$ cat design/flow/config.mk
export PLATFORM = sky130hd
export DESIGN_NAME = MIPS
export DESIGN_NICKNAME = MIPS
export VERILOG_FILES = /design/flow/design.v
export SDC_FILE = /design/flow/constraint.sdc
export NUM_CORES = 4
export LEC_CHECK = 0
export CAP_MARGIN = 20
export CORE_MARGIN = 2
export CORE_UTILIZATION = 53
export GPL_TIMING_DRIVEN = 1
export MIN_ROUTING_LAYER = met1
export PLACE_DENSITY_LB_ADDON = 0.01
export SLEW_MARGIN = 20
export TNS_END_PERCENT = 90
$ cat design/flow/constraint.sdc
create_clock -name core_clock -period 5.88 [get_ports {clk}]
set_input_delay 1.1760 -clock core_clock [delete_from_list [all_inputs] [get_ports {clk}]]
set_output_delay 1.1760 -clock core_clock [all_outputs]
set_load 0.01 [all_outputs]
$ cat design/flow/design.v
`timescale 1ns/1ns
module MIPS(input clk, rst,
	output [31:0] imem_addr, input [31:0] imem_data,
	output [31:0] dmem_addr, output [31:0] dmem_wdata, output dmem_we, input [31:0] dmem_rdata);
	wire Is_SV, MemtoReg, Reg_Write, Mem_Read, Mem_Write ,  Branch, ALUsrc, ld;
	wire [1:0] regDst, writeDst, Jump;
	wire [2:0] ALUOp;
	wire [3:0] ALUOperation;
	wire [5:0] func, opcode;
	Data_path DP(clk , rst  , MemtoReg , Reg_Write , Mem_Read, Mem_Write , Branch , ALUsrc ,  ld , regDst ,   writeDst , Jump , ALUOperation, func, opcode,
		imem_addr, imem_data, dmem_addr, dmem_wdata, dmem_we, dmem_rdata);
	controller CU(opcode , MemtoReg , Reg_Write , Mem_Read ,Mem_Write ,  Branch , ALUsrc , ld , regDst ,  writeDst , Jump , ALUOp);
	ALU_control ALU_CU(func , ALUOp , ALUOperation);
endmodule
`timescale 1ns/1ns
module Data_path (input clk , reset , MemtoReg , Reg_Write , Mem_Read, Mem_Write  , Branch , ALUsrc ,  ld ,input [1:0] regDst ,   writeDst , Jump , input[3:0] ALUOperation, output [5:0]func, opcode,
  output [31:0] imem_addr, input [31:0] imem_data, output [31:0] dmem_addr, output [31:0] dmem_wdata, output dmem_we, input [31:0] dmem_rdata);
  wire [31:0] adrToPC, PC_out, PC_inc_out, Extend_data, instruction, WritetoReg_data,
  high_out, low_out, write_data, Read_data1, Read_data2, Operand_data2, branch_data
  , Mem_read_value , shifted_ext , adr_inc_out , concated;
  wire [63:0] ALU_result;
  wire Zero;
  wire [4:0] write_reg;
  wire [27:0] shifted_inst;
  PC CUT_PC(clk , reset, adrToPC , PC_out);
  PC_inc CUT_PCinc(PC_out, PC_inc_out);
  Sign_extend CUT_SE(instruction[15:0] , Extend_data);
  assign imem_addr = PC_out;
  assign instruction = imem_data;
  Mux4to1_32bit CUT_mux4_32( WritetoReg_data , PC_inc_out, high_out , low_out , writeDst , write_data);
  Mux3to1_5bit CUT_mux3_5( instruction[20:16] , instruction[15:11], 5'b11111, regDst , write_reg);
  Register_file CUT_RF(clk , reset ,  instruction[25:21] , instruction[20:16] , write_reg , write_data , Reg_Write , Read_data1 ,Read_data2);
  Mux2to1_32bit CUT_mux2_32( Read_data2 ,Extend_data , ALUsrc , Operand_data2);
  Shl2_32 CUT_shl2(Extend_data , shifted_ext);
  address_inc CUT_inc_adr( PC_inc_out, shifted_ext , adr_inc_out);
  assign can_branch = Zero & Branch;
  Mux2to1_32bit CUT3_mux2_32( PC_inc_out , adr_inc_out ,can_branch , branch_data);
  Shl2_26 CUT2_shl2( instruction[25:0] , shifted_inst);
  assign concated = {PC_inc_out[31:28], shifted_inst};
  Mux3to1_32bit CUT2_mux3_32( branch_data , concated, Read_data1 , Jump, adrToPC);
  ALU_32bit CUT_ALU(Read_data1, Operand_data2 , ALUOperation , ALU_result, Zero);
  REG32 High(reset, clk, ld, ALU_result[63:32], high_out);
  REG32 Low(reset, clk, ld, ALU_result[31:0], low_out);
  assign dmem_addr = ALU_result[31:0];
  assign dmem_wdata = Read_data2;
  assign dmem_we = Mem_Write;
  assign Mem_read_value = dmem_rdata;
  Mux2to1_32bit CUT2_mux2_32( ALU_result[31:0] , Mem_read_value ,MemtoReg , WritetoReg_data);
  assign func = instruction[5:0];
  assign opcode = instruction[31:26];
 endmodule
module controller (input [5:0] opcode , output reg MemtoReg , Reg_Write , Mem_Read , Mem_Write ,  Branch , ALUsrc , ld ,output reg [1:0] regDst ,  writeDst , Jump , output reg  [2:0] ALUOp);
	parameter [5:0] R_TYPE = 6'b000000;
	parameter [5:0] ADD_IMEDIATE = 6'b000001;  
	parameter [5:0] SLT_IMEDIATE = 6'b000010;  
	parameter [5:0] LOAD_WORD = 6'b000011;  
	parameter [5:0] SAVE_WORD = 6'b000100;  
	parameter [5:0] BRANCH_EQUAL = 6'b000101;  
	parameter [5:0] JUMP = 6'b000110;  
	parameter [5:0] JUMP_REG = 6'b000111;  
	parameter [5:0] JUMP_AND_LINK = 6'b001000;  
	always @ (*)
	begin 
		{MemtoReg , Reg_Write , Mem_Read , Branch , ALUsrc , ld, regDst , writeDst , Mem_Write ,  Jump , ALUOp} = 16'b0;
		Mem_Write = 1'b0;
		case (opcode)
		R_TYPE: begin  
			{regDst, Reg_Write, ALUsrc, MemtoReg, writeDst, Jump} = 9'b011000000;
			ALUOp = 3'b101;
		end
		ADD_IMEDIATE: begin  
			{regDst, Reg_Write, ALUsrc, MemtoReg, writeDst, Jump} = 9'b001100000;
			ALUOp = 3'b000;
		end
		SLT_IMEDIATE: begin  
			{regDst, Reg_Write, ALUsrc, MemtoReg, writeDst, Jump} = 9'b001100000;
			ALUOp = 3'b011;
		end	
		LOAD_WORD: begin  
			{regDst, MemtoReg, Reg_Write, Mem_Read, ALUsrc, writeDst, Jump} = 10'b0011110000;
			ALUOp = 3'b000;
			end	
		SAVE_WORD:begin  
			{ALUsrc, Mem_Write ,Jump} = 4'b1100;
			ALUOp = 3'b000;
			end
		BRANCH_EQUAL:begin  
			{Branch, Jump} = 3'b100;
			ALUOp = 3'b001;
		end
		JUMP:begin  
			{Jump} = 2'b01;
			end	
		JUMP_AND_LINK:begin  
			{Reg_Write, regDst, writeDst, Jump} = 7'b1100101;
			end
		JUMP_REG:begin  
			{Jump} = 2'b10;
			end		
		endcase
	end
endmodule 
module ALU_control(input [5:0] func , input [2:0] ALUop , output reg [3:0] ALUoperation);  
always @ (*)
	begin 
	  ALUoperation = 4'b0000;
	  case(ALUop)
	    0: ALUoperation = 4'b0000;  
	    1: ALUoperation = 4'b0111;  
	    2: ALUoperation = 4'b1000;  
	    3: ALUoperation = 4'b0110;  
	    4: ALUoperation = 4'b0010;  
	    5: case(func)
	         0: ALUoperation = 4'b0000;  
	         1: ALUoperation = 4'b0001;  
	         2: ALUoperation = 4'b0011;  
	         3: ALUoperation = 4'b0100;  
	         4: ALUoperation = 4'b0101;  
	         5: ALUoperation = 4'b0110;  
	         default: ALUoperation = 4'b0000;
	         endcase
	    default: ALUoperation = 4'b0000;
	     endcase
  end
endmodule
module ALU_32bit( input [31:0] In1 ,In2 , input [3:0] ALU_Sel ,output [63:0] Out, output Zero);
  reg [63:0] ALU_Result;
  reg temp_zero;
  always @(*)
  begin
      ALU_Result = 64'b0;
      temp_zero = 1'b0;
      case(ALU_Sel)
      4'b0000:  
       ALU_Result = In1 + In2; 
      4'b0001:  
       ALU_Result = In1 - In2;
      4'b0011:  
       ALU_Result = In1 & In2;
      4'b0100:  
       ALU_Result = In1 | In2;
      4'b0101:  
       ALU_Result = In1 ^ In2;
      4'b0110:  
       ALU_Result = ( In1 < In2 ) ? 32'd1 : 32'd0;
      4'b0111:  
       temp_zero = ( In1 == In2 ) ? 1'd1 : 1'd0  ;
      4'b1000:  
       temp_zero =  ( In1 == In2 ) ? 1'd0 : 1'd1;
        default: ALU_Result = 64'b0 ; 
      endcase
  end
  assign Out = ALU_Result;
  assign Zero = temp_zero;
endmodule
`timescale 1ns/1ns
module Register_file ( input clk, reset , input [4:0] Read_reg1 , Read_reg2 , write_reg ,  input [31:0] write_data , input reg_write ,output [31:0] Read_data1 ,Read_data2 );
	reg [31:0] Reg_data [0:31];
 	wire [31:0] test;
	assign test = Reg_data[9];
	integer i;
	assign Read_data1 = Reg_data[Read_reg1];
	assign Read_data2 = Reg_data[Read_reg2];
	always @ (posedge clk)
	begin 
		if ( reset )
			begin
				for ( i=0 ; i < 32 ; i = i+1)
					Reg_data [i] <= 0;
			end
		else 
			begin 
				if ( reg_write )
					if ( write_reg != 5'b0 )
						Reg_data[write_reg] <= write_data;
					else
					  Reg_data[write_reg] <= Reg_data[write_reg];
			end
	end
endmodule
`timescale 1ns/1ns
module REG32(input rst, clk, ld, input [31:0]data, output reg [31:0]out);
  always @(posedge clk) begin
      if(rst) out<=32'b0;
      else if(ld==1) out<=data;
      else out<=out;
  end
endmodule
`timescale 1ns/1ns
module PC(input clk , reset,  input [31:0] PC , 	output reg [31:0] PC_out);
	always @(posedge clk) begin
		if (reset)
			PC_out <=32'b0;
		else 
			PC_out <= PC;
	end
endmodule
module PC_inc ( input [31:0] PC , output [31:0] PC_inc_out);
	assign PC_inc_out = PC + 4;
endmodule
module address_inc( input [31:0] In1 , In2 , output [31:0] adr_inc_out);
	assign adr_inc_out = In1 + In2;
endmodule	
module Mux2to1_32bit( input [31:0] In1 , In2 ,input Sel , output [31:0]Out);
	assign Out = (Sel == 1'b0) ? In1 : 
	             (Sel == 1'b1) ? In2 : 32'bx;
endmodule
module Mux3to1_5bit( input [4:0] In1 , In2, In3 , input [1:0]Sel , output [4:0]Out);
	assign Out = (Sel == 2'b00) ? In1 : 
	             (Sel == 2'b01) ? In2 : 
	             (Sel == 2'b10) ? In3 : 5'bx;
endmodule
module Mux3to1_32bit( input [31:0] In1 , In2, In3 , input [1:0]Sel , output [31:0]Out);
	assign Out = (Sel == 2'b00) ? In1 : 
	             (Sel == 2'b01) ? In2 : 
	             (Sel == 2'b10) ? In3 : 32'bx;
endmodule
module Mux4to1_32bit( input [31:0] In1 , In2, In3 , In4 , input [1:0]Sel , output [31:0]Out);
	assign Out = (Sel == 2'b00) ? In1 : 
	             (Sel == 2'b01) ? In2 : 
	             (Sel == 2'b10) ? In3 : 
	             (Sel == 2'b11) ? In4 : 32'bx;
endmodule
module Sign_extend ( input [15:0] In , output reg [31:0] Out);
	integer i;
	always @ (*)
	begin 
		for ( i=16 ; i<32 ; i = i+1 )
		begin 
			Out [i] = In[15];
			Out [i-16] = In[i-16];
		end
	end
endmodule
module Shl2_32(input [31:0] In , 	output [31:0] Out);
    assign Out = {In[29:0], 2'b00};
endmodule
module Shl2_26(input [25:0] In , 	output [27:0] Out);
    assign Out = {In, 2'b00};
endmodule
$ cat design/flow/run.sh
#!/bin/bash
# the make line also repeats each setting of config.mk as NAME=value (left out here)
make -C /OpenROAD-flow-scripts/flow DESIGN_CONFIG=/design/flow/config.mk WORK_HOME=/design/flow/orfs CLKGATE_MAP_FILE= finish
==> results of run 1 <==
-- routing by layer --
layer  routed length, um  share of wire (%)  vias to the layer above
li1                    -                  -                    20586
met1               89660                 34                    25328
met2              119200                 45                     4120
met3               39410                 15                      904
met4               16910                6.4                        6
met5                  70              0.026                        -
-- stage by stage --
step	power (mW)	instance area (um^2)	hold WS (ns)	util, %	TNS, ns
CTS	23.71	79110	0.5582	68.17	-24.29
detailed placement	16.43	73320	0.5484	63.18	-624.64
global route	25.40	81570	0.6232	70.29	-40.20
global placement	16.40	73320	0.5479	63.18	-607.91
finish	24.81	81570	0.5714	70.29	-32.51
floorplan	12.52	63160	0.5434	-	-66.07
-- area by class of cell --
cell class | count | area share [%]
timing repair buffer | 1273 | 15.92
tap | 1524 | 2.338
sequential | 1056 | 38.48
clock buffer | 138 | 3.582
antenna | 2 | 0.006136
inverter | 121 | 0.5860
clock inverter | 68 | 0.6918
multi-input combinational | 3320 | 38.39
-- timing repair --
item                                    4_1_cts  5_1_grt
pin swaps                                   103      182
setup buffers                                92       91
resized                                     394      388
endpoints found under the setup margin      385      227
gates cloned                                 14       18
hold buffers                                  0        0
==> impl_metrics.ini, run 1 <==
; physical design summary
[run_status]
outcome = complete, but fails checks
violations = setup timing

[pwr]
seqPwrFrac_pct = 34.9
p_leak_nw = 31.22
intPower_mw = 16.40
peakVddDrop_uv = 243.5
switching_share_pct = 33.92
power_leader = combinational logic
powerComb_mw = 9.29
power_switching_mw = 8.415
p_per_area_nw_per_um2 = 304.2
powerClk_mw = 6.87
powerSeq_mw = 8.65
p_comb_share_pct = 37.4
p_clk_share_pct = 27.7

[yosys]
synth_flops = 1056
yosys.area_share.adder_pct = 2.602
top_area_cell = edfxtp_1
postSynthSeqShare_pct = 50.67
ys_top_cells_by_area = edfxtp_1 (50%), mux4_2 (20%), nor2_1 (6.9%), mux2i_1 (2.7%), ha_1 (2.5%)
aoi_share_pct = 7.573
synthArstFlopShare_pct = 0
yosys_warnings = 8
edf_count = 1024
synthCells = 4894
yosysCellCount = 4894
synth_cell_types = 97
ys.flop_type = edfxtp_1
mux_area_share_pct = 23.53
netlist_logic_family_top = multiplexers
xor_share_pct = 0.8766
top_area_share_pct = 49.64
synth.top_cells.by_count = nor2_1 (1141), edfxtp_1 (1024), mux4_2 (548), clkbuf_1 (342), a21oi_1 (199)
syn_area_um2 = 61940
synth.cellmix.simpleShare_pct = 11.11
yosys-stat-area_um2 = 61940
most_common_cell = nor2_1
avgSynthCellArea_um2 = 12.66

[global_route]
grt_pass1_vias = 50150
grtUsageMet2_pct = 66.59
grt_overflow_total = 0
grt_util_all_layers_pct = 43.35
met1_usage_pct = 55.58
grt_pass1_wl_um = 365100
antenna_found_initial = 5
grt_start_max_net_pins = 45
met3_usage_pct = 13.57
grt_busiest_layer = met2

[worst_setup_path]
path_class = input pin to output pin
cp-endpoint = dmem_addr[17]
worst_path_largest_cell_delay_ns = 0.51
worstPathMaxFanout = 6
r2r_slack_ns = -0.02
r2r_end = DP.CUT_RF.Reg_data[21][27]
cp_num_buf_inv = 9
critPathRequiredTime_ns = 4.70
cpLargestDelayFamily = multiplexers
start_kind = input pin
critPathSlowestCell = mux4_2
cp-end-kind = output pin
crit_cells = 25
cp.arrival_ns = 5.66
worstRegToRegCells = 24
crit_start = imem_data[16]
reg2reg_from = DP.CUT_RF.Reg_data[31][7]

[final_timing]
max-slew-margin-rel_pct = 23.47
finalCritPeriodShare_pct = 116.3
finalMaxSlewViolations = 0
worst_pin_slew_ns = 1.144
finClkSkew_ns = 0.04377
rsz0062_at_grt = true
post-route-min-period_ns = 6.836
setup_slack_ns = -0.9565
hold_viol_final = 0
max_freq_mhz = 146.3
setup_viol = 114

[cts]
h-tree-depth = 3
clk_latency_ns = 0.74
cts_buffers = 111
clk_pin_slew_ns = 0.07
root_buffer = clkbuf_16
tritoncts = yes
cts.path.max_buffers = 3
cts.sinks = 1056

[cells_and_area]
nets = 6076
final-seq-area_um2 = 31390
fillers = 8101
logic_area_um2 = 31320
fin_cells = 7502
syn2layout_area_growth_pct = 31.68

[floorplanning]
chipArea_um2 = 119600
rows = 125
core_um2 = 116000
fp.dieW_um = 345.9
io_pins = 163
die_y_um = 345.9
initCoreUtil_pct = 53.38

[detailed_routing]
post_drt_wl_per_cell_um = 35.36
vias = 50944
routed_wl_um = 265200
drt_iter0_drc = 7673
drc_errors = 0
drt_pass1_iterations = 6
postRouteAntennaNets = 0
vias_per_cell = 6.791

[placement]
dp_cells = 7107
hpwl_um = 171900
place.gp.congestion = 1.013
io_buffers = 162
detailedPlace.worstSlack_ns = -1.779

[worst_hold_path]
min-delay-start = DP.CUT_PC.PC_out[1]
worstHoldPathCells = 2
hp-class = flip-flop to flip-flop
hold_path_end = DP.CUT_PC.PC_out[1]

[run]
log.warning_count = 92
cap_viol_max_count = 0
==> run 2: changes to the inputs <==
Settings changed: CORE_ASPECT_RATIO set to 0.5, CORE_UTILIZATION 53 to 69, CTS_CLUSTER_DIAMETER set to 379, CTS_CLUSTER_SIZE set to 92, GPL_TIMING_DRIVEN 1 to unset, MIN_ROUTING_LAYER met1 to unset, PLACE_DENSITY set to 0.41, PLACE_DENSITY_LB_ADDON 0.01 to unset, SETUP_SLACK_MARGIN set to 0.71, TNS_END_PERCENT 90 to 10.
Clock period 5.88 ns to 5.75 ns, I/O delays scaled along.
==> impl_metrics.ini, run 2 <==
; implementation run metrics
[cts]
cts.sinks = 1056
h-tree-depth = 1
root_buffer = clkbuf_16
ctsHoldBuffers = 0
cts_buffers = 15
cts.path.max_buffers = 3

[yosys]
edf_count = 1024
postSynthSeqShare_pct = 50.67
synth.top_cells.by_count = nor2_1 (1141), edfxtp_1 (1024), mux4_2 (548), clkbuf_1 (342), a21oi_1 (199)
syn_area_um2 = 61940
synth_cell_types = 97
synthCells = 4894
synth_flops = 1056
netlist_logic_family_top = multiplexers
mux_area_share_pct = 23.53
yosysCellCount = 4894
aoi_share_pct = 7.573
xor_share_pct = 0.8766
top_area_share_pct = 49.64
yosys_warnings = 8
most_common_cell = nor2_1
top_area_cell = edfxtp_1
ys_top_cells_by_area = edfxtp_1 (50%), mux4_2 (20%), nor2_1 (6.9%), mux2i_1 (2.7%), ha_1 (2.5%)
avgSynthCellArea_um2 = 12.66
synthArstFlopShare_pct = 0
yosys.area_share.adder_pct = 2.602
yosys-stat-area_um2 = 61940
synth.cellmix.simpleShare_pct = 11.11
ys.flop_type = edfxtp_1

[run_status]
stop_stage = global routing (5_1_grt)
error = [ERROR GRT-0116] Global routing finished with congestion. Check the congestion regions in the DRC Viewer.
outcome = did not finish

[floorplanning]
die_y_um = 215.9
initCoreUtil_pct = 69.89
io_pins = 163
core_um2 = 88640
chipArea_um2 = 92330
fp.dieW_um = 427.7
rows = 77

[placement]
place.gp.congestion = 1.054
hpwl_um = 200300
dp_cells = 6789
io_buffers = 162

[global_route]
grt_util_all_layers_pct = 86.06
grt_overflow_total = 455
==> run 2: repair_timing <==
| action | CTS |
|---|---|
| buffers inserted | 121 |
| gates cloned | 26 |
| gates resized | 656 |
| pin swaps | 132 |
| setup endpoints to repair | 1020 |
==> run 2: through the flow <==
step | power (mW) | TNS [ns] | worst slack, ns | instance area [um^2] | util, %
detailed placement | 16.95 | -939.26 | -2.082 | 72730 | 82.06
CTS | 20.68 | -51.35 | -1.129 | 77080 | 86.96
floorplan | 12.69 | -167.79 | -0.7026 | 62900 | -
global placement | 16.69 | -857.80 | -2.101 | 72730 | 82.06
==> run 2: metal layers <==
metal | GRT usage [%] | GRT overflow
met3 | 81.30 | 73
met1 | 89.11 | 64
met5 | 66.35 | 23
met2 | 92.97 | 146
met4 | 76.28 | 149
==> run 3: changes to the inputs <==
Settings changed: CAP_MARGIN 20 to 40, CELL_PAD_IN_SITES_DETAIL_PLACEMENT set to 2, CELL_PAD_IN_SITES_GLOBAL_PLACEMENT set to 2, CORE_ASPECT_RATIO 0.5 to unset, CORE_MARGIN 2 to 10, CORE_UTILIZATION 69 to 40, CTS_CLUSTER_DIAMETER 379 to 54, CTS_CLUSTER_SIZE 92 to 79, GPL_TIMING_DRIVEN set to 1, HOLD_SLACK_MARGIN set to 0.16, MAX_ROUTING_LAYER set to met4, PLACE_DENSITY 0.41 to unset, SETUP_SLACK_MARGIN 0.71 to unset, SLEW_MARGIN 20 to 15, TNS_END_PERCENT 10 to unset.
Clock period 5.75 ns to 10.5 ns, I/O delays scaled along.
==> impl_metrics.ini, run 3 <==
; physical design summary
[run_status]
outcome = complete, no violations

[cts]
h-tree-depth = 4
post_cts_buffers = 0
root_buffer = clkbuf_16
cts.path.max_buffers = 3
clk_pin_slew_ns = 0.05
tritoncts = yes
ctsHoldBuffers = 0
cts.sinks = 1056
clk_latency_ns = 0.80
cts_buffers = 131

[worst_setup_path]
r2r_slack_ns = 3.69
cp_num_buf_inv = 7
r2r_end = DP.CUT_RF.Reg_data[21][27]
cpLargestDelayFamily = buffers and inverters
worst_path_largest_cell_delay_ns = 0.59
path_cells = buf_8 -> buf_12 -> mux4_2 -> mux4_2 -> mux2_2 -> nor2_1 -> or2_2 -> ha_1 -> buf_4 -> nor2_1 -> buf_4 -> inv_1 -> nor3_1 -> nor2_1 -> nor4_1 -> a211oi_1 -> o21ai_0 -> buf_4 -> o21ai_0 -> o221a_2 -> a31oi_1 -> clkdlybuf4s50_1
worstRegToRegCells = 19
crit_cells = 22
critPathSlowestCell = clkdlybuf4s50_1
cp.arrival_ns = 8.22
worstPathMaxFanout = 26
path_class = input pin to output pin
cp-end-kind = output pin
start_kind = input pin
critPathRequiredTime_ns = 8.40
reg2reg_from = DP.CUT_RF.Reg_data[15][16]
cp-endpoint = dmem_addr[31]
crit_start = imem_data[16]

[global_route]
grt_overflow_total = 0
grt_util_all_layers_pct = 36.22
antenna_found_initial = 15
grt_pass1_vias = 50545
grt_pass1_wl_um = 419600
grt_start_max_net_pins = 48

[run]
log.warning_count = 91
cap_viol_max_count = 0

[pwr]
switching_share_pct = 34.69
p_per_area_nw_per_um2 = 184.8
intPower_mw = 8.753
total_power_mw = 13.40
powerComb_mw = 3.74
powerSeq_mw = 4.85
power_leader = sequential cells
p_clk_share_pct = 35.9
p_leak_nw = 26.58
p_comb_share_pct = 27.9
power_switching_mw = 4.650
seqPwrFrac_pct = 36.2
powerClk_mw = 4.81
peakVddDrop_uv = 183.5

[placement]
io_buffers = 162
detailedPlace.worstSlack_ns = 0.2190
hpwl_um = 206600
placed_area_um2 = 68020
place.gp.congestion = 0.9547
dp_cells = 7035

[final_timing]
setup_slack_ns = 0.1768
worst_pin_slew_ns = 1.076
finalMaxSlewViolations = 0
finClkSkew_ns = 0.06935
holdWs_ns = 0.6645
max-slew-margin-rel_pct = 28.23
finalCritPeriodShare_pct = 98.32
max_freq_mhz = 96.87
fin_tns_setup_ns = 0
rsz0062_at_grt = false
post-route-min-period_ns = 10.32
setup_viol = 0
hold_viol_final = 0

[cells_and_area]
fillers = 15033
syn2layout_area_growth_pct = 17.09
fin_cells = 7284
nets = 5317
design_area_um2 = 72530
fin_util_pct = 47.08

[yosys]
ys_top_cells_by_area = edfxtp_1 (50%), mux4_2 (20%), nor2_1 (6.9%), mux2i_1 (2.7%), ha_1 (2.5%)
synthArstFlopShare_pct = 0
aoi_share_pct = 7.573
netlist_logic_family_top = multiplexers
syn_area_um2 = 61940
synth_cell_types = 97
synth_flops = 1056
ys.flop_type = edfxtp_1
yosys-stat-area_um2 = 61940
yosys.area_share.adder_pct = 2.602
yosysCellCount = 4894
edf_count = 1024
yosys_warnings = 8
most_common_cell = nor2_1
xor_share_pct = 0.8766
top_area_cell = edfxtp_1
avgSynthCellArea_um2 = 12.66
synthCells = 4894
top_area_share_pct = 49.64
synth.top_cells.by_count = nor2_1 (1141), edfxtp_1 (1024), mux4_2 (548), clkbuf_1 (342), a21oi_1 (199)
synth.cellmix.simpleShare_pct = 11.11
mux_area_share_pct = 23.53
postSynthSeqShare_pct = 50.67

[worst_hold_path]
hold_path_end = DP.CUT_PC.PC_out[0]
worstHoldPathCells = 2
min-delay-start = DP.CUT_PC.PC_out[0]
hp-class = flip-flop to flip-flop

[floorplanning]
fp.dieW_um = 413.5
die_y_um = 413.5
io_pins = 163
rows = 144
initCoreUtil_pct = 40.21
chipArea_um2 = 171000
core_um2 = 154000

[detailed_routing]
vias = 48306
drt_pass1_iterations = 5
routed_wl_um = 304000
drc_errors = 0
postRouteAntennaNets = 0
post_drt_wl_per_cell_um = 41.73
drt_iter0_drc = 6131
vias_per_cell = 6.632
[run 3: final cells by class]
type,instances,area (um^2),area share [%]
timing repair buffer,494,4802,6.621
inverter,121,454.2,0.6262
multi-input combinational,3320,28820,39.74
tap,2044,2557,3.526
clock inverter,92,1096,1.511
antenna,9,22.52,0.03105
sequential,1056,31390,43.28
clock buffer,148,3385,4.666
[run 3: timing repair]
item                                    4_1_cts  5_1_grt
endpoints found under the setup margin        0        3
gates resized                                 0        6
hold endpoints to repair                      0        0
[run 3: routing by layer]
layer  vias up  global-route usage, %  part of all wire, %
li1      19046                      -                    -
met5         -                      -                    0
met1     25862                  45.41                   38
met4         0                  15.61                  5.0
met2      2691                  57.04                   47
met3       707                  7.304                  9.2
==> run 4: changes to the inputs <==
Settings changed: CAP_MARGIN 40 to 20, CELL_PAD_IN_SITES_DETAIL_PLACEMENT 2 to unset, CELL_PAD_IN_SITES_GLOBAL_PLACEMENT 2 to unset, CORE_MARGIN 10 to 2, CORE_UTILIZATION 40 to 69, CTS_CLUSTER_DIAMETER 54 to unset, CTS_CLUSTER_SIZE 79 to 40, GPL_TIMING_DRIVEN 1 to unset, HOLD_SLACK_MARGIN 0.16 to unset, MAX_ROUTING_LAYER met4 to unset, PLACE_DENSITY set to 0.67, SLEW_MARGIN 15 to 20.
Clock period 10.5 ns to 5.75 ns, I/O delays scaled along.
==> impl_metrics.ini, run 4 <==
; implementation run metrics
[run_status]
outcome = did not finish
stop_stage = global routing (5_1_grt)
error = [ERROR GRT-0116] Global routing finished with congestion. Check the congestion regions in the DRC Viewer.

[yosys]
yosys_warnings = 8
edf_count = 1024
aoi_share_pct = 7.573
yosys-stat-area_um2 = 61940
synth.top_cells.by_count = nor2_1 (1141), edfxtp_1 (1024), mux4_2 (548), clkbuf_1 (342), a21oi_1 (199)
netlist_logic_family_top = multiplexers
yosys.area_share.adder_pct = 2.602
syn_area_um2 = 61940
synth.cellmix.simpleShare_pct = 11.11
synth_flops = 1056
ys.flop_type = edfxtp_1
synthCells = 4894
top_area_share_pct = 49.64
synthArstFlopShare_pct = 0
postSynthSeqShare_pct = 50.67
mux_area_share_pct = 23.53
xor_share_pct = 0.8766
synth_cell_types = 97
ys_top_cells_by_area = edfxtp_1 (50%), mux4_2 (20%), nor2_1 (6.9%), mux2i_1 (2.7%), ha_1 (2.5%)
avgSynthCellArea_um2 = 12.66
top_area_cell = edfxtp_1
most_common_cell = nor2_1
yosysCellCount = 4894

[placement]
hpwl_um = 186100
detailedPlace.worstSlack_ns = -1.762
io_buffers = 162
place.gp.congestion = 1.007
dp_cells = 6759

[floorplanning]
io_pins = 163
die_y_um = 303.6
rows = 109
initCoreUtil_pct = 69.88
fp.dieW_um = 303.6
chipArea_um2 = 92190
core_um2 = 88650

[cts]
cts_buffers = 106
root_buffer = clkbuf_16
h-tree-depth = 3
cts.sinks = 1056
ctsHoldBuffers = 0
cts.path.max_buffers = 3

[global_route]
grt_util_all_layers_pct = 95.29
grt_overflow_total = 1528
## run 4: what timing repair did
action                     4_1_cts
gates resized                  617
setup endpoints to repair      665
pin swaps                      153
cloned                          31
setup buffers                  131
## run 4: through the flow
stage | cell area (um^2) | power (mW)
after floorplan | 63210 | 12.84
after global placement | 72580 | 16.45
after detailed placement | 72580 | 16.66
after CTS | 79820 | 25.31
## run 4: per-layer routing
layer	GRT overflow	global-route usage, %
met1	259	93.37
met3	217	91.74
met5	54	82.38
met2	573	100.9
met4	425	96.30
==> run 5: changes to the inputs <==
Settings changed: ABC_AREA set to 1, CAP_MARGIN 20 to 10, CELL_PAD_IN_SITES_DETAIL_PLACEMENT set to 2, CORE_ASPECT_RATIO set to 0.65, CORE_MARGIN 2 to 10, CORE_UTILIZATION 69 to 34, CTS_CLUSTER_SIZE 40 to unset, GPL_ROUTABILITY_DRIVEN set to 1, GPL_TIMING_DRIVEN set to 0, MAX_ROUTING_LAYER set to met4, MIN_ROUTING_LAYER set to met2, PLACE_DENSITY 0.67 to unset, PLACE_DENSITY_LB_ADDON set to 0.25, SETUP_SLACK_MARGIN set to 2.99, TNS_END_PERCENT set to 15.
Clock period 5.75 ns to 14.3 ns, I/O delays scaled along.
==> impl_metrics.ini, run 5 <==
; implementation run metrics
[yosys]
xor_share_pct = 0.5922
yosys-stat-area_um2 = 66550
top_area_cell = edfxtp_1
ys.flop_type = edfxtp_1
most_common_cell = nor2_1
yosysCellCount = 8288
syn_area_um2 = 66550
avgSynthCellArea_um2 = 8.030
mux_area_share_pct = 0
yosys.area_share.adder_pct = 2.422
postSynthSeqShare_pct = 47.17
synthArstFlopShare_pct = 0
synth.cellmix.simpleShare_pct = 20.99
synth.top_cells.by_count = nor2_1 (1300), nand2_1 (1289), edfxtp_1 (1024), a21oi_1 (964), o21ai_0 (898)
edf_count = 1024
aoi_share_pct = 20.91
synth_flops = 1056
synthCells = 8288
synth_cell_types = 70
ys_top_cells_by_area = edfxtp_1 (46%), nor2_1 (7.3%), nand2_1 (7.3%), a21oi_1 (7.2%), o21ai_0 (6.8%)
yosys_warnings = 8
top_area_share_pct = 46.21
netlist_logic_family_top = simple AND/OR/NAND/NOR gates

[floorplanning]
initCoreUtil_pct = 34.32
io_pins = 163
core_um2 = 193900
rows = 130
fp.dieW_um = 568.8
die_y_um = 376.7
chipArea_um2 = 214200

[cts]
cts.sinks = 1056
ctsHoldBuffers = 0
cts_buffers = 117
root_buffer = clkbuf_16
cts.path.max_buffers = 3
h-tree-depth = 3

[placement]
hpwl_um = 523500
place.gp.congestion = 1.687
io_buffers = 155

[run_status]
outcome = did not finish
error = [ERROR GRT-0116] Global routing finished with congestion. Check the congestion regions in the DRC Viewer.
stop_stage = global routing (5_1_grt)

[global_route]
grt_util_all_layers_pct = 113.6
grt_overflow_total = 27115
## run 5: timing repair
item                       in CTS
pin swaps                      19
setup buffers                  23
resized                       631
hold endpoints to repair        0
setup endpoints to repair     327
## run 5: layer usage
layer / GRT overflow / GRT usage (%)
met1: - / -
met2: 4855 / 101.2
met3: 20516 / 153.2
met4: 1744 / 76.06
met5: - / -
## run 5: metrics by stage
stage	total power, mW	hold WS [ns]	cells	worst slack (ns)	cell area, um^2
after floorplan	5.009	0.5022	8319	4.621	66670
after global placement	6.742	0.5433	11048	-1.928	71440
after detailed placement	7.001	0.5638	11264	-0.09537	77020
after CTS	10.44	0.5732	11504	2.852	83270
==> run 6: changes to the inputs <==
Settings changed: ABC_AREA 1 to unset, CELL_PAD_IN_SITES_DETAIL_PLACEMENT 2 to unset, CORE_ASPECT_RATIO 0.65 to unset, CORE_MARGIN 10 to 2, CORE_UTILIZATION 34 to 66, CTS_CLUSTER_SIZE set to 42, GPL_ROUTABILITY_DRIVEN 1 to unset, GPL_TIMING_DRIVEN 0 to unset, MAX_ROUTING_LAYER met4 to unset, MIN_ROUTING_LAYER met2 to unset, PLACE_DENSITY_LB_ADDON 0.25 to unset, SETUP_SLACK_MARGIN 2.99 to unset, TNS_END_PERCENT 15 to unset.
Clock period 14.3 ns to 5.75 ns, I/O delays scaled along.
==> impl_metrics.ini, run 6 <==
; implementation run metrics
[floorplanning]
rows = 112
chipArea_um2 = 96320
io_pins = 163
initCoreUtil_pct = 66.47
core_um2 = 93190
fp.dieW_um = 310.4
die_y_um = 310.4

[run_status]
error = [ERROR GRT-0232] Routing congestion too high. Check the congestion heatmap in the GUI.
outcome = did not finish
stop_stage = global routing (5_1_grt)

[yosys]
syn_area_um2 = 61940
most_common_cell = nor2_1
edf_count = 1024
yosys.area_share.adder_pct = 2.602
aoi_share_pct = 7.573
ys_top_cells_by_area = edfxtp_1 (50%), mux4_2 (20%), nor2_1 (6.9%), mux2i_1 (2.7%), ha_1 (2.5%)
synthCells = 4894
netlist_logic_family_top = multiplexers
top_area_cell = edfxtp_1
avgSynthCellArea_um2 = 12.66
top_area_share_pct = 49.64
synthArstFlopShare_pct = 0
synth.top_cells.by_count = nor2_1 (1141), edfxtp_1 (1024), mux4_2 (548), clkbuf_1 (342), a21oi_1 (199)
mux_area_share_pct = 23.53
synth.cellmix.simpleShare_pct = 11.11
xor_share_pct = 0.8766
yosys_warnings = 8
synth_cell_types = 97
postSynthSeqShare_pct = 50.67
yosysCellCount = 4894
yosys-stat-area_um2 = 61940
synth_flops = 1056
ys.flop_type = edfxtp_1

[global_route]
grt_overflow_total = 27
grt_util_all_layers_pct = 81.76

[cts]
cts_buffers = 105
root_buffer = clkbuf_16
h-tree-depth = 3
cts.sinks = 1056
cts.path.max_buffers = 3

[placement]
hpwl_um = 176300
dp_cells = 6802
placed_area_um2 = 72350
io_buffers = 162
place.gp.congestion = 1.031
==> run 6: per-layer routing <==
metal / GRT overflow / GRT usage, %
met2: 14 / 93.06
met3: 6 / 72.76
met4: 6 / 80.22
met5: 0 / 59.50
met1: 1 / 80.41
==> run 6: metrics by stage <==
step	setup slack, ns	utilization [%]	TNS, ns
4_1_cts	-1.122	84.47	-76.81
3_5_place_dp	-1.790	77.64	-743.40
3_3_place_gp	-1.778	77.64	-728.34
2_1_floorplan	-0.6994	-	-117.36
==> run 6: repair_timing <==
action | CTS
hold buffers | 0
hold endpoints to repair | 0
gates cloned | 12
pin swaps | 130
gates resized | 463
setup endpoints to repair | 649
setup buffers | 132
==> run 7: changes to the inputs <==
Settings changed: CAP_MARGIN 10 to 20, CORE_UTILIZATION 66 to 57, CTS_CLUSTER_SIZE 42 to 92, PLACE_DENSITY set to 0.41.
==> impl_metrics.ini, run 7 <==
; physical design summary
[pwr]
powerComb_mw = 9.29
power_leader = combinational logic
p_leak_nw = 31.09
intPower_mw = 16.91
powerSeq_mw = 8.86
peakVddDrop_uv = 332.0
p_comb_share_pct = 36.5
p_per_area_nw_per_um2 = 316.4
power_switching_mw = 8.577
powerClk_mw = 7.33
switching_share_pct = 33.65
p_clk_share_pct = 28.8
total_power_mw = 25.49
seqPwrFrac_pct = 34.8

[worst_setup_path]
crit_cells = 23
crit_start = imem_data[16]
reg2reg_from = DP.CUT_RF.Reg_data[10][6]
worstPathMaxFanout = 6
r2r_slack_ns = -0.20
worstRegToRegCells = 25
worst_path_largest_cell_delay_ns = 0.52
cp-end-kind = output pin
critPathRequiredTime_ns = 4.60
cp-endpoint = dmem_addr[17]
cp_num_buf_inv = 7
cp.arrival_ns = 5.81
start_kind = input pin
path_class = input pin to output pin
r2r_end = DP.CUT_RF.Reg_data[29][27]
path_cells = buf_16 -> buf_12 -> buf_16 -> buf_4 -> mux4_2 -> mux4_2 -> mux2_4 -> nor2_1 -> or2_4 -> inv_4 -> ha_4 -> inv_4 -> nor2_4 -> a21oi_2 -> nor2_2 -> a311oi_2 -> o21ai_4 -> a211oi_4 -> o221ai_4 -> o211a_1 -> mux2_4 -> o21ai_4 -> buf_6
critPathSlowestCell = mux4_2
cpLargestDelayFamily = AND-OR/OR-AND gates

[final_timing]
finalCritPeriodShare_pct = 121.0
setup_viol = 442
max_freq_mhz = 143.8
post-route-min-period_ns = 6.956
setup_slack_ns = -1.206
rsz0062_at_grt = true
max-slew-margin-rel_pct = 32.07
worst_pin_slew_ns = 1.019
fin_tns_setup_ns = -74.53
hold_viol_final = 0
finalMaxSlewViolations = 0
finClkSkew_ns = 0.07261

[run_status]
outcome = complete, but fails checks
violations = setup timing

[placement]
hpwl_um = 174100
io_buffers = 162
place.gp.congestion = 1.022
placed_area_um2 = 73260

[detailed_routing]
routed_wl_um = 269100
postRouteAntennaNets = 0
drc_errors = 0
post_drt_wl_per_cell_um = 36.47
drt_pass1_iterations = 9
vias_per_cell = 7.143
drt_iter0_drc = 8343
vias = 52710

[floorplanning]
chipArea_um2 = 111300
rows = 120
io_pins = 163
fp.dieW_um = 333.7
die_y_um = 333.7
core_um2 = 107500
initCoreUtil_pct = 57.62

[run]
cap_viol_max_count = 0
log.warning_count = 94

[yosys]
synth_flops = 1056
mux_area_share_pct = 23.53
ys.flop_type = edfxtp_1
most_common_cell = nor2_1
edf_count = 1024
synth.top_cells.by_count = nor2_1 (1141), edfxtp_1 (1024), mux4_2 (548), clkbuf_1 (342), a21oi_1 (199)
avgSynthCellArea_um2 = 12.66
ys_top_cells_by_area = edfxtp_1 (50%), mux4_2 (20%), nor2_1 (6.9%), mux2i_1 (2.7%), ha_1 (2.5%)
syn_area_um2 = 61940
top_area_cell = edfxtp_1
synth_cell_types = 97
yosys-stat-area_um2 = 61940
xor_share_pct = 0.8766
netlist_logic_family_top = multiplexers
postSynthSeqShare_pct = 50.67
yosys.area_share.adder_pct = 2.602
yosys_warnings = 8
synth.cellmix.simpleShare_pct = 11.11
top_area_share_pct = 49.64
yosysCellCount = 4894
synthCells = 4894
synthArstFlopShare_pct = 0
aoi_share_pct = 7.573

[worst_hold_path]
min-delay-start = DP.CUT_PC.PC_out[1]
hold_path_end = DP.CUT_PC.PC_out[1]
hp-class = flip-flop to flip-flop
worstHoldPathCells = 2

[cts]
clk_latency_ns = 0.77
h-tree-depth = 3
root_buffer = clkbuf_16
clk_pin_slew_ns = 0.06
ctsHoldBuffers = 0
cts.path.max_buffers = 3
cts.sinks = 1056
cts_buffers = 109
tritoncts = yes

[global_route]
grt_pass1_wl_um = 376700
grt_overflow_total = 0
grt_start_max_net_pins = 38
antenna_found_initial = 7
grt_pass1_vias = 52607
grt_util_all_layers_pct = 48.29

[cells_and_area]
nets = 6073
design_area_um2 = 80560
syn2layout_area_growth_pct = 30.05
[run 7: final cells by class]
cell class / instances / area (um^2)
clock buffer: 123 / 2780
multi-input combinational: 3320 / 30760
clock inverter: 76 / 833.3
tap: 1403 / 1755
sequential: 1056 / 31390
inverter: 121 / 471.7
antenna: 8 / 20.02
timing repair buffer: 1272 / 12540
fill: 6826 / 26940
[run 7: metal layers]
| metal | track usage (%) | part of all wire [%] |
|---|---|---|
| met5 | 0 | 0.042 |
| met4 | 31.43 | 8.2 |
| met3 | 17.78 | 16 |
| met2 | 72.67 | 44 |
| met1 | 58.95 | 32 |
[run 7: repair_timing]
action | 4_1_cts | 5_1_grt
setup endpoints to repair | 646 | 501
cloned | 17 | 6
pin swaps | 92 | 77
gates resized | 435 | 143
setup buffers | 99 | 41
[run 7: through the flow]
stage / setup slack (ns) / hold slack (ns) / instances / utilization (%)
after detailed placement: -1.866 / 0.5483 / 7019 / 68.14
after global routing: -1.264 / 0.6023 / 7373 / 74.92
after CTS: -1.063 / 0.5567 / 7333 / 73.94
after floorplan: -0.6994 / 0.5434 / 4925 / -
after global placement: -1.921 / 0.5411 / 7019 / 68.14
final: -1.206 / 0.5578 / 7379 / 74.94
==> run 8: changes to the inputs <==
Settings changed: CORE_ASPECT_RATIO set to 0.54, CORE_UTILIZATION 57 to 70, CTS_CLUSTER_SIZE 92 to 40, PLACE_DENSITY 0.41 to unset, PLACE_DENSITY_LB_ADDON set to 0.01, SETUP_SLACK_MARGIN set to 1.65.
Clock period 5.75 ns to 5.86 ns, I/O delays scaled along.
==> impl_metrics.ini, run 8 <==
; implementation run metrics
[run_status]
outcome = did not finish
stop_stage = global routing (5_1_grt)
error = [ERROR GRT-0116] Global routing finished with congestion. Check the congestion regions in the DRC Viewer.

[yosys]
yosys_warnings = 8
synth.cellmix.simpleShare_pct = 11.11
top_area_share_pct = 49.64
synthArstFlopShare_pct = 0
yosysCellCount = 4894
syn_area_um2 = 61940
netlist_logic_family_top = multiplexers
top_area_cell = edfxtp_1
aoi_share_pct = 7.573
synth_flops = 1056
synth.top_cells.by_count = nor2_1 (1141), edfxtp_1 (1024), mux4_2 (548), clkbuf_1 (342), a21oi_1 (199)
synth_cell_types = 97
ys_top_cells_by_area = edfxtp_1 (50%), mux4_2 (20%), nor2_1 (6.9%), mux2i_1 (2.7%), ha_1 (2.5%)
edf_count = 1024
avgSynthCellArea_um2 = 12.66
postSynthSeqShare_pct = 50.67
mux_area_share_pct = 23.53
ys.flop_type = edfxtp_1
yosys.area_share.adder_pct = 2.602
yosys-stat-area_um2 = 61940
synthCells = 4894
most_common_cell = nor2_1
xor_share_pct = 0.8766

[cts]
cts.path.max_buffers = 3
cts_buffers = 93
root_buffer = clkbuf_16
h-tree-depth = 3
cts.sinks = 1056

[floorplanning]
fp.dieW_um = 408.8
io_pins = 163
chipArea_um2 = 91000
die_y_um = 222.6
core_um2 = 87980
rows = 80
initCoreUtil_pct = 70.40

[placement]
placed_area_um2 = 73070
place.gp.congestion = 1.220
hpwl_um = 200000
io_buffers = 162

[global_route]
grt_util_all_layers_pct = 93.00
grt_overflow_total = 1646
run 8: what timing repair did:
action / CTS
pin swaps: 170
hold buffers: 0
endpoints found under the setup margin: 1946
gates cloned: 23
setup buffers: 157
endpoints found under the hold margin: 0
gates resized: 629
run 8: per-layer routing:
metal / track usage (%) / overflow
met1: 93.92 / 209
met2: 99.77 / 738
met3: 88.01 / 242
met4: 88.43 / 418
met5: 75.55 / 39
run 8: stage by stage:
step	TNS (ns)	hold WS, ns	cells	setup slack [ns]	utilization [%]
floorplan	-67.52	0.5434	4925	-0.6333	-
global placement	-756.23	0.5378	6809	-1.779	83.02
detailed placement	-861.68	0.5395	6810	-1.918	83.05
CTS	-46.56	0.5454	7159	-1.095	91.10
==> run 9: changes to the inputs <==
Settings changed: CORE_ASPECT_RATIO 0.54 to 0.73, CORE_UTILIZATION 70 to 64, CTS_CLUSTER_SIZE 40 to 31, PLACE_DENSITY_LB_ADDON 0.01 to unset, SETUP_SLACK_MARGIN 1.65 to -0.42.
Clock period 5.86 ns to 5.73 ns, I/O delays scaled along.
==> impl_metrics.ini, run 9 <==
; physical design summary
[run_status]
outcome = complete, but fails checks
violations = setup timing

[floorplanning]
core_um2 = 95880
fp.dieW_um = 368.1
io_pins = 163
rows = 97
die_y_um = 269.8
initCoreUtil_pct = 64.61
chipArea_um2 = 99320

[pwr]
p_leak_nw = 30.96
power_leader = combinational logic
p_per_area_nw_per_um2 = 318.2
powerComb_mw = 9.43
total_power_mw = 25.57
switching_share_pct = 35.65
intPower_mw = 16.46
powerSeq_mw = 8.93
p_clk_share_pct = 28.2
power_switching_mw = 9.116
p_comb_share_pct = 36.9
powerClk_mw = 7.22
seqPwrFrac_pct = 34.9
peakVddDrop_uv = 386.3

[worst_setup_path]
worstRegToRegCells = 23
path_cells = buf_16 -> buf_12 -> buf_12 -> mux4_2 -> mux4_2 -> mux2_4 -> nor2_2 -> a21o_1 -> buf_6 -> ha_4 -> inv_4 -> a21oi_2 -> nor2_1 -> nor2_1 -> o32ai_2 -> o21ai_1 -> nor4b_4 -> o31ai_4 -> a31o_1 -> a221o_1 -> a221o_1 -> buf_2
crit_cells = 22
cp-end-kind = output pin
cp_num_buf_inv = 6
cp-endpoint = dmem_addr[27]
critPathSlowestCell = mux4_2
r2r_slack_ns = -0.13
reg2reg_from = DP.CUT_RF.Reg_data[22][6]
crit_start = imem_data[16]
critPathRequiredTime_ns = 4.58
path_class = input pin to output pin
worst_path_largest_cell_delay_ns = 0.54
cpLargestDelayFamily = AND-OR/OR-AND gates
start_kind = input pin
cp.arrival_ns = 5.69
worstPathMaxFanout = 7
r2r_end = DP.CUT_RF.Reg_data[19][23]

[worst_hold_path]
min-delay-start = DP.CUT_PC.PC_out[1]
worstHoldPathCells = 2
hp-class = flip-flop to flip-flop
hold_path_end = DP.CUT_PC.PC_out[1]

[detailed_routing]
routed_wl_um = 294700
drt_iter0_drc = 12997
route.met2.wl_um = 114300
drc_errors = 0
wl_met1_um = 87220
postRouteAntennaNets = 0
dr_wl_met3_um = 62270
routed.top_layer = met5
drt_pass1_iterations = 11
vias = 57392
vias_per_cell = 7.912
post_drt_wl_per_cell_um = 40.62

[yosys]
yosysCellCount = 4894
top_area_share_pct = 49.64
yosys_warnings = 8
aoi_share_pct = 7.573
synth_flops = 1056
avgSynthCellArea_um2 = 12.66
ys_top_cells_by_area = edfxtp_1 (50%), mux4_2 (20%), nor2_1 (6.9%), mux2i_1 (2.7%), ha_1 (2.5%)
yosys.area_share.adder_pct = 2.602
synth_cell_types = 97
edf_count = 1024
synth.top_cells.by_count = nor2_1 (1141), edfxtp_1 (1024), mux4_2 (548), clkbuf_1 (342), a21oi_1 (199)
syn_area_um2 = 61940
synthCells = 4894
synth.cellmix.simpleShare_pct = 11.11
yosys-stat-area_um2 = 61940
mux_area_share_pct = 23.53
xor_share_pct = 0.8766
postSynthSeqShare_pct = 50.67
ys.flop_type = edfxtp_1
netlist_logic_family_top = multiplexers
synthArstFlopShare_pct = 0
top_area_cell = edfxtp_1
most_common_cell = nor2_1

[final_timing]
finClkSkew_ns = 0.08831
finalCritPeriodShare_pct = 119.3
hold_viol_final = 0
fin_tns_setup_ns = -96.33
post-route-min-period_ns = 6.837
setup_slack_ns = -1.107
holdWs_ns = 0.5800
max_freq_mhz = 146.3
setup_viol = 510
max-slew-margin-rel_pct = 30.04
rsz0062_at_grt = true
finalMaxSlewViolations = 0
worst_pin_slew_ns = 1.049

[placement]
io_buffers = 162
detailedPlace.worstSlack_ns = -1.802
place.gp.congestion = 1.100
hpwl_um = 178000

[cts]
cts.sinks = 1056
cts_buffers = 99
tritoncts = yes
clk_pin_slew_ns = 0.07
cts.path.max_buffers = 3
h-tree-depth = 3
clk_latency_ns = 0.77
root_buffer = clkbuf_16

[run]
cap_viol_max_count = 0
log.warning_count = 94

[global_route]
grt_start_max_net_pins = 45
grt_overflow_total = 0
grt_pass1_vias = 55170
grt_pass1_wl_um = 396400
grt_util_all_layers_pct = 57.00
antenna_found_initial = 9

[cells_and_area]
fillers = 4681
syn2layout_area_growth_pct = 29.72
fin_util_pct = 83.81
nets = 6065
logic_area_um2 = 30930
final-seq-area_um2 = 31390
## run 9: metal layers
metal	vias up	global-route usage, %
li1	20533	-
met2	7326	76.61
met5	-	1.154
met3	2449	31.69
met1	27058	70.19
met4	26	38.21
## run 9: through the flow
stage / instances / area (um^2)
floorplan: 4925 / 62800
global placement: 6894 / 73020
detailed placement: 6894 / 73020
CTS: 7188 / 79040
global route: 7243 / 80330
finish: 7254 / 80360
## run 9: area by class of cell
type | count | area share, %
tap | 1287 | 2.004
clock inverter | 67 | 0.9389
antenna | 12 | 0.03737
timing repair buffer | 1274 | 15.70
sequential | 1056 | 39.06
clock buffer | 117 | 3.167
inverter | 121 | 0.5917
multi-input combinational | 3320 | 38.49
## run 9: timing repair
action                     4_1_cts  5_1_grt
gates cloned                    14        5
setup endpoints to repair      147       89
pin swaps                      102      140
gates resized                  450      203
hold buffers                     0        0
setup buffers                  106       77
==> run 10: changes to the inputs <==
Settings changed: CORE_ASPECT_RATIO 0.73 to unset, CORE_UTILIZATION 64 to 34, CTS_CLUSTER_SIZE 31 to unset, GPL_TIMING_DRIVEN set to 1, MIN_ROUTING_LAYER set to met1, PLACE_DENSITY_LB_ADDON set to 0.01, SETUP_SLACK_MARGIN -0.42 to unset, TNS_END_PERCENT set to 90.
Clock period 5.73 ns to 14.4 ns, I/O delays scaled along.
==> impl_metrics.ini, run 10 <==
; physical design summary
[yosys]
most_common_cell = nor2_1
top_area_cell = edfxtp_1
yosys.area_share.adder_pct = 2.602
ys.flop_type = edfxtp_1
postSynthSeqShare_pct = 50.67
yosys-stat-area_um2 = 61940
top_area_share_pct = 49.64
synthArstFlopShare_pct = 0
synthCells = 4894
yosys_warnings = 8
edf_count = 1024
synth.cellmix.simpleShare_pct = 11.11
mux_area_share_pct = 23.53
avgSynthCellArea_um2 = 12.66
synth.top_cells.by_count = nor2_1 (1141), edfxtp_1 (1024), mux4_2 (548), clkbuf_1 (342), a21oi_1 (199)
aoi_share_pct = 7.573
yosysCellCount = 4894
syn_area_um2 = 61940
netlist_logic_family_top = multiplexers
ys_top_cells_by_area = edfxtp_1 (50%), mux4_2 (20%), nor2_1 (6.9%), mux2i_1 (2.7%), ha_1 (2.5%)
synth_flops = 1056
xor_share_pct = 0.8766
synth_cell_types = 97

[pwr]
powerSeq_mw = 3.53
power_switching_mw = 3.256
powerComb_mw = 2.57
p_per_area_nw_per_um2 = 133.7
p_clk_share_pct = 35.6
intPower_mw = 6.227
seqPwrFrac_pct = 37.3
power_leader = sequential cells
peakVddDrop_uv = 105.7
p_comb_share_pct = 27.1
powerClk_mw = 3.38
switching_share_pct = 34.33
p_leak_nw = 25.57

[global_route]
grt_pass1_vias = 45341
grt_busiest_layer = met2
met3_usage_pct = 5.016
grtUsageMet2_pct = 50.60
grt_pass1_wl_um = 402200
grt_overflow_total = 0
met1_usage_pct = 44.78
grt_util_all_layers_pct = 31.83
grt_start_max_net_pins = 98
antenna_found_initial = 22

[floorplanning]
chipArea_um2 = 185600
core_um2 = 180900
io_pins = 163
fp.dieW_um = 430.8
rows = 156
initCoreUtil_pct = 34.24
die_y_um = 430.8

[final_timing]
finClkSkew_ns = 0.04142
worst_pin_slew_ns = 1.190
finalMaxSlewViolations = 0
setup_viol = 0
post-route-min-period_ns = 13.22
finalCritPeriodShare_pct = 91.80
fin_tns_setup_ns = 0
max_freq_mhz = 75.64
rsz0062_at_grt = false
setup_slack_ns = 1.180
max-slew-margin-rel_pct = 20.69
hold_viol_final = 0

[detailed_routing]
drt_iter0_drc = 5632
vias = 46039
postRouteAntennaNets = 0
post_drt_wl_per_cell_um = 40.07
routed_wl_um = 297700
drt_pass1_iterations = 6
drc_errors = 0
vias_per_cell = 6.198

[worst_hold_path]
hold_path_end = DP.CUT_PC.PC_out[0]
min-delay-start = DP.CUT_PC.PC_out[0]
worstHoldPathCells = 2
hp-class = flip-flop to flip-flop

[worst_setup_path]
crit_start = imem_data[29]
cpLargestDelayFamily = simple AND/OR/NAND/NOR gates
critPathSlowestCell = and3_2
reg2reg_from = DP.CUT_RF.Reg_data[11][5]
path_class = input pin to output pin
worst_path_largest_cell_delay_ns = 0.93
crit_top_cell = o21ai_0
crit_cells = 16
r2r_slack_ns = 6.92
critPathRequiredTime_ns = 11.52
cp_num_buf_inv = 2
worstRegToRegCells = 19
start_kind = input pin
r2r_end = DP.CUT_RF.Reg_data[21][19]
cp.arrival_ns = 10.34
cp-endpoint = dmem_addr[29]
path_cells = clkdlybuf4s50_1 -> nor3_1 -> and3_2 -> nand2b_1 -> o21ai_0 -> ha_1 -> nor2_1 -> nand3_1 -> nor4_1 -> o211ai_1 -> o21ai_0 -> nand2_1 -> a31oi_1 -> a21oi_1 -> o21ai_0 -> clkdlybuf4s50_1
worstPathMaxFanout = 36
cp-end-kind = output pin

[cts]
clk_latency_ns = 0.81
root_buffer = clkbuf_16
post_cts_buffers = 0
clk_pin_slew_ns = 0.05
cts.path.max_buffers = 3
cts_resized = 0
cts_buffers = 133
h-tree-depth = 4
cts.sinks = 1056
tritoncts = yes
ctsHoldBuffers = 0

[cells_and_area]
syn2layout_area_growth_pct = 14.51
fillers = 17104
logic_area_um2 = 28970
nets = 5143
design_area_um2 = 70930
fin_util_pct = 39.20
final-seq-area_um2 = 31390

[placement]
hpwl_um = 179900
io_buffers = 162
placed_area_um2 = 66680
detailedPlace.worstSlack_ns = 1.265
place.gp.congestion = 0.9510

[run_status]
outcome = complete, no violations

[run]
log.warning_count = 89
cap_viol_max_count = 0
==> run 10: through the flow <==
stage | instances | total power [mW] | hold slack (ns)
after global placement | 7185 | 6.146 | 0.6402
final | 7428 | 9.483 | 0.6420
after global routing | 7425 | 9.753 | 0.6722
after CTS | 7425 | 9.495 | 0.6475
after floorplan | 4925 | 4.995 | 0.5434
after detailed placement | 7185 | 6.130 | 0.6276
==> run 10: layout make-up <==
cell class | count | area share, %
flip-flops and latches | 1056 | 44.25
multi-input cells | 3320 | 40.84
clock buffers | 173 | 5.114
well taps | 2370 | 4.180
repair buffers | 318 | 4.080
clock inverters | 67 | 0.8784
inverters | 121 | 0.6403
diodes | 3 | 0.01058
==> run 10: layer usage <==
layer / vias up / wire length (um)
met5: - / 0
li1: 18708 / -
met2: 2236 / 137800
met3: 419 / 22450
met4: 0 / 9504
met1: 24676 / 128000
==> run 11: changes to the inputs <==
Settings changed: CORE_UTILIZATION 34 to 69, CTS_CLUSTER_DIAMETER set to 202, CTS_CLUSTER_SIZE set to 97, GPL_TIMING_DRIVEN 1 to unset, MIN_ROUTING_LAYER met1 to unset, PLACE_DENSITY set to 0.41, PLACE_DENSITY_LB_ADDON 0.01 to unset, TNS_END_PERCENT 90 to 5.
Clock period 14.4 ns to 5.75 ns, I/O delays scaled along.
==> impl_metrics.ini, run 11 <==
; implementation run metrics
[yosys]
ys.flop_type = edfxtp_1
yosysCellCount = 4894
yosys-stat-area_um2 = 61940
synth.top_cells.by_count = nor2_1 (1141), edfxtp_1 (1024), mux4_2 (548), clkbuf_1 (342), a21oi_1 (199)
netlist_logic_family_top = multiplexers
synth.cellmix.simpleShare_pct = 11.11
synth_cell_types = 97
xor_share_pct = 0.8766
yosys_warnings = 8
postSynthSeqShare_pct = 50.67
avgSynthCellArea_um2 = 12.66
synthArstFlopShare_pct = 0
ys_top_cells_by_area = edfxtp_1 (50%), mux4_2 (20%), nor2_1 (6.9%), mux2i_1 (2.7%), ha_1 (2.5%)
most_common_cell = nor2_1
edf_count = 1024
top_area_cell = edfxtp_1
synthCells = 4894
mux_area_share_pct = 23.53
yosys.area_share.adder_pct = 2.602
top_area_share_pct = 49.64
aoi_share_pct = 7.573
syn_area_um2 = 61940
synth_flops = 1056

[cts]
h-tree-depth = 1
cts.sinks = 1056
cts_buffers = 15
root_buffer = clkbuf_16
cts.path.max_buffers = 3

[floorplanning]
die_y_um = 303.6
core_um2 = 88650
initCoreUtil_pct = 69.88
chipArea_um2 = 92190
rows = 109
io_pins = 163
fp.dieW_um = 303.6

[placement]
place.gp.congestion = 1.075
hpwl_um = 178600
placed_area_um2 = 72320
dp_cells = 6723
io_buffers = 162

[run_status]
stop_stage = global routing (5_1_grt)
outcome = did not finish
## run 11: timing repair
item / CTS
buffers inserted: 109
gates cloned: 16
setup endpoints to repair: 653
hold buffers: 0
pin swaps: 106
gates resized: 410
## run 11: per-stage QoR
| stage | utilization, % | worst slack (ns) | TNS (ns) | hold WS [ns] | power (mW) |
|---|---|---|---|---|---|
| CTS | 85.04 | -1.057 | -48.52 | 0.5657 | 19.68 |
| detailed placement | 81.58 | -1.833 | -766.15 | 0.5390 | 16.55 |
| global placement | 81.58 | -1.697 | -657.83 | 0.5340 | 16.37 |
| floorplan | - | -0.7027 | -170.93 | 0.5434 | 12.66 |
==> run 12: changes to the inputs <==
Settings changed: CAP_MARGIN 20 to 35, CELL_PAD_IN_SITES_DETAIL_PLACEMENT set to 2, CELL_PAD_IN_SITES_GLOBAL_PLACEMENT set to 2, CORE_MARGIN 2 to 10, CORE_UTILIZATION 69 to 71, CTS_CLUSTER_DIAMETER 202 to 197, CTS_CLUSTER_SIZE 97 to 79, GPL_ROUTABILITY_DRIVEN set to 0, GPL_TIMING_DRIVEN set to 1, HOLD_SLACK_MARGIN set to 0.16, MAX_ROUTING_LAYER set to met4, PLACE_DENSITY 0.41 to unset, SLEW_MARGIN 20 to 15, TNS_END_PERCENT 5 to 10.
Clock period 5.75 ns to 8.59 ns, I/O delays scaled along.
==> impl_metrics.ini, run 12 <==
; implementation run metrics
[yosys]
yosys_warnings = 8
xor_share_pct = 0.8766
synthArstFlopShare_pct = 0
syn_area_um2 = 61940
mux_area_share_pct = 23.53
top_area_cell = edfxtp_1
most_common_cell = nor2_1
netlist_logic_family_top = multiplexers
synthCells = 4894
avgSynthCellArea_um2 = 12.66
synth_cell_types = 97
yosys-stat-area_um2 = 61940
ys.flop_type = edfxtp_1
yosysCellCount = 4894
yosys.area_share.adder_pct = 2.602
synth.cellmix.simpleShare_pct = 11.11
synth.top_cells.by_count = nor2_1 (1141), edfxtp_1 (1024), mux4_2 (548), clkbuf_1 (342), a21oi_1 (199)
edf_count = 1024
postSynthSeqShare_pct = 50.67
top_area_share_pct = 49.64
aoi_share_pct = 7.573
synth_flops = 1056
ys_top_cells_by_area = edfxtp_1 (50%), mux4_2 (20%), nor2_1 (6.9%), mux2i_1 (2.7%), ha_1 (2.5%)

[floorplanning]
initCoreUtil_pct = 71.51
die_y_um = 315.4
chipArea_um2 = 99460
core_um2 = 86620
fp.dieW_um = 315.4
rows = 108

[run_status]
outcome = did not finish
stop_stage = global placement without I/O (3_1_place_gp_skip_io)
error = [ERROR GPL-0301] Utilization 112.729 % exceeds 100%.
==> run 13: changes to the inputs <==
Settings changed: CAP_MARGIN 35 to 20, CELL_PAD_IN_SITES_DETAIL_PLACEMENT 2 to unset, CELL_PAD_IN_SITES_GLOBAL_PLACEMENT 2 to unset, CORE_MARGIN 10 to 2, CORE_UTILIZATION 71 to 72, CTS_CLUSTER_DIAMETER 197 to 379, CTS_CLUSTER_SIZE 79 to 92, GPL_ROUTABILITY_DRIVEN 0 to unset, GPL_TIMING_DRIVEN 1 to unset, HOLD_SLACK_MARGIN 0.16 to -0.08, MAX_ROUTING_LAYER met4 to unset, PLACE_DENSITY set to 0.41, SETUP_SLACK_MARGIN set to 0.71, SLEW_MARGIN 15 to 20, TNS_END_PERCENT 10 to 5.
Clock period 8.59 ns to 5.75 ns, I/O delays scaled along.
==> impl_metrics.ini, run 13 <==
; implementation run metrics
[placement]
hpwl_um = 186500
place.gp.congestion = 1.083
dp_cells = 6699
io_buffers = 162
detailedPlace.worstSlack_ns = -1.864

[cts]
root_buffer = clkbuf_16
cts.sinks = 1056
cts.path.max_buffers = 3
ctsHoldBuffers = 0
cts_buffers = 15
h-tree-depth = 1

[yosys]
synth_cell_types = 97
netlist_logic_family_top = multiplexers
yosysCellCount = 4894
synthArstFlopShare_pct = 0
most_common_cell = nor2_1
synth.top_cells.by_count = nor2_1 (1141), edfxtp_1 (1024), mux4_2 (548), clkbuf_1 (342), a21oi_1 (199)
ys_top_cells_by_area = edfxtp_1 (50%), mux4_2 (20%), nor2_1 (6.9%), mux2i_1 (2.7%), ha_1 (2.5%)
synth_flops = 1056
aoi_share_pct = 7.573
synth.cellmix.simpleShare_pct = 11.11
yosys-stat-area_um2 = 61940
ys.flop_type = edfxtp_1
postSynthSeqShare_pct = 50.67
xor_share_pct = 0.8766
edf_count = 1024
syn_area_um2 = 61940
yosys.area_share.adder_pct = 2.602
top_area_share_pct = 49.64
yosys_warnings = 8
mux_area_share_pct = 23.53
top_area_cell = edfxtp_1
avgSynthCellArea_um2 = 12.66
synthCells = 4894

[floorplanning]
io_pins = 163
fp.dieW_um = 297.3
core_um2 = 85150
initCoreUtil_pct = 72.75
chipArea_um2 = 88400
die_y_um = 297.3
rows = 107

[run_status]
error = [ERROR GRT-0116] Global routing finished with congestion. Check the congestion regions in the DRC Viewer.
stop_stage = global routing (5_1_grt)
outcome = did not finish

[global_route]
grt_overflow_total = 21
grt_util_all_layers_pct = 83.88
run 13: stage by stage:
stage / area (um^2) / TNS [ns] / utilization, %
2_1_floorplan: 62850 / -170.93 / -
3_3_place_gp: 72160 / -724.73 / 84.75
3_5_place_dp: 72160 / -798.54 / 84.75
4_1_cts: 74830 / -59.14 / 87.88
run 13: metal layers:
| layer | GRT usage [%] | GRT overflow |
|---|---|---|
| met4 | 82.22 | 10 |
| met1 | 82.29 | 0 |
| met5 | 57.41 | 1 |
| met2 | 94.44 | 6 |
| met3 | 76.77 | 4 |
run 13: repair_timing:
action	CTS
gates cloned	16
setup endpoints to repair	988
buffers inserted	74
gates resized	405
pin swaps	114
No activity file was given, so power comes from the tool's default toggle rates.
